Setup of run A:
## cache
module cache (
    input   logic           i_hclk,
    input   logic           i_hnreset,
    input   logic           i_hsel_m,
    input   logic   [31:0]  i_haddr_m,
    input   logic           i_hwrite_m,
    input   logic   [ 2:0]  i_hsize_m,
    input   logic   [ 2:0]  i_hburst_m,
    input   logic   [ 3:0]  i_hprot_m,
    input   logic   [ 1:0]  i_htrans_m,
    input   logic           i_hmastlock_m,
    input   logic           i_hready_m,
    input   logic   [31:0]  i_hwdata_m,
    output  logic           o_hready_m,
    output  logic           o_hresp_m,
    output  logic   [31:0]  o_hrdata_m,
    input   logic           i_nbypass,
    input   logic   [31:0]  i_climit,
    input   logic           i_d_cache_en,
    output  logic           o_hsel_sl,
    output  logic           o_hready_i_sl,
    output  logic   [31:0]  o_haddr_sl,
    output  logic           o_hwrite_sl,
    output  logic   [2:0]   o_hsize_sl,
    output  logic   [1:0]   o_htrans_sl,
    output  logic   [31:0]  o_hwdata_sl,
    input   logic   [31:0]  i_hrdata_sl,
    input   logic           i_hready_o_sl,
    input   logic           i_hresp_sl,
    output  logic           o_mem_en,
    output  logic           o_mem_we,
    output  logic   [7:0]   o_mem_addr,
    output  logic   [31:0]  o_mem_wdata,
    input   logic   [31:0]  i_mem_rdata
    );
export LEC_CHECK = 0
export ABC_AREA = 1
export CAP_MARGIN = 20
export CORE_ASPECT_RATIO = 0.5
export CORE_MARGIN = 2
export CORE_UTILIZATION = 61
export CTS_CLUSTER_DIAMETER = 357
export CTS_CLUSTER_SIZE = 100
export HOLD_SLACK_MARGIN = 0.29
export PLACE_DENSITY = 0.42
export SETUP_SLACK_MARGIN = 0.7
export SLEW_MARGIN = 20
create_clock -name core_clock -period 5.48 [get_ports {i_hclk}]
run.sh (not shown) runs the stock make flow with config.mk's settings and CLKGATE_MAP_FILE=.
No final results exist for run A, since it was stopped by error GRT-0232 during 5_1_grt.
Input changes introduced in run B (baseline for comparison: run A):
Settings: removing CTS_CLUSTER_SIZE (formerly 100); changing CORE_UTILIZATION from 61 to 40; removing CORE_ASPECT_RATIO (formerly 0.5); removing HOLD_SLACK_MARGIN (formerly 0.29); removing CTS_CLUSTER_DIAMETER (formerly 357); changing PLACE_DENSITY from 0.42 to 0.6; removing SETUP_SLACK_MARGIN (formerly 0.7); removing ABC_AREA (formerly 1); changing the clock period (ns, I/O delays scaled along) from 5.48 to 12.0.
## What came out
In the metrics for run B and run A, the one carrying the lower post-placement setup slack is run A.
Relative to run A, the chip width measured on run B has decreased by more than 10%.
Post-cts resize count in run B is 838 lower than in run A
Of run B and run A, only run A never reached the final stage.
Flow for run A halted at 5_1_grt, error code GRT-0232.
Between run B and run A, the area after synthesis is higher for run B.
Per the comparison of run B with run A, routability congestion estimate from global placement has decreased; post-synthesis average cell area shows an increase of 1.5 µm².
Number of setup buffers added after CTS: run B vs run A down 83
Against run A, run B reports a total number of H-tree levels that is higher.
The final reports for run B and run A show cell count listed in synth_stat.txt lower in the former.
Looking at run B and run A, the fraction of the mapped netlist area in adder cells is a wash.
Relative to run B, the following input files were edited for run C:
Settings: putting SETUP_SLACK_MARGIN at 1.79 where nothing was set; swapping 40 for 58 in CORE_UTILIZATION; swapping 12.0 for 6.58 in the clock period (ns, I/O delays scaled along).
==> results <==
- [run C] flow finished | final checks: failed | reasons: setup timing
- Share of power burned in the clock network, run B and run C, higher one = run B.
- Looking at uppermost layer routed, the met4 result is from run B; the met5 one comes from run C.
- Run C vs. run B: final non-filler cell area went up 0.0055 mm², total global-route track usage went up 25 points, wire length went up about 30%.
- Going from run B to run C, the clock skew was found to have gone up by 0.020 ns.
- Run C vs run B — sequential power climbed by more than half
- Re hold slack: run B was lower than run C.
- The run showing the greater total power divided by cell area is run C.
- Going from run B to run C, utilization grows by 38 points.
- For the non-clock buffer total of the final layout, run C came in 100% higher than run B did.
- Sort run B and run C by total power desc -> top: run C
### run C -> run D
Settings: PLACE_DENSITY removed (was 0.6); CORE_UTILIZATION changed from 58 to 66; MAX_ROUTING_LAYER newly set to met4; SETUP_SLACK_MARGIN changed from 1.79 to 1.33; the clock period (ns, I/O delays scaled along) changed from 6.58 to 9.5.
Findings:
- Note that the number of placement rows recorded for run D amounts to 0.944 times the value seen in run C.
- Summary of the comparison: post-placement cell count is lower in run D, relative to run C.
- Run C -> run D: portion of netlist area occupied by mux cells delta 0, exact match
- Tally of buffers added on design ports of run C is on par with run D.
- Finished, but not clean: run C, with setup timing.
- Run D is listed as incomplete: the tool reported an error in 5_1_grt and the run ended there.
- Diff run C -> run D: fraction of the core area occupied by cells at floorplan saw an increase, die area saw a decrease, floorplan core area saw a decrease, horizontal die size saw a decrease.
Power is estimated from default activity; no workload was simulated.
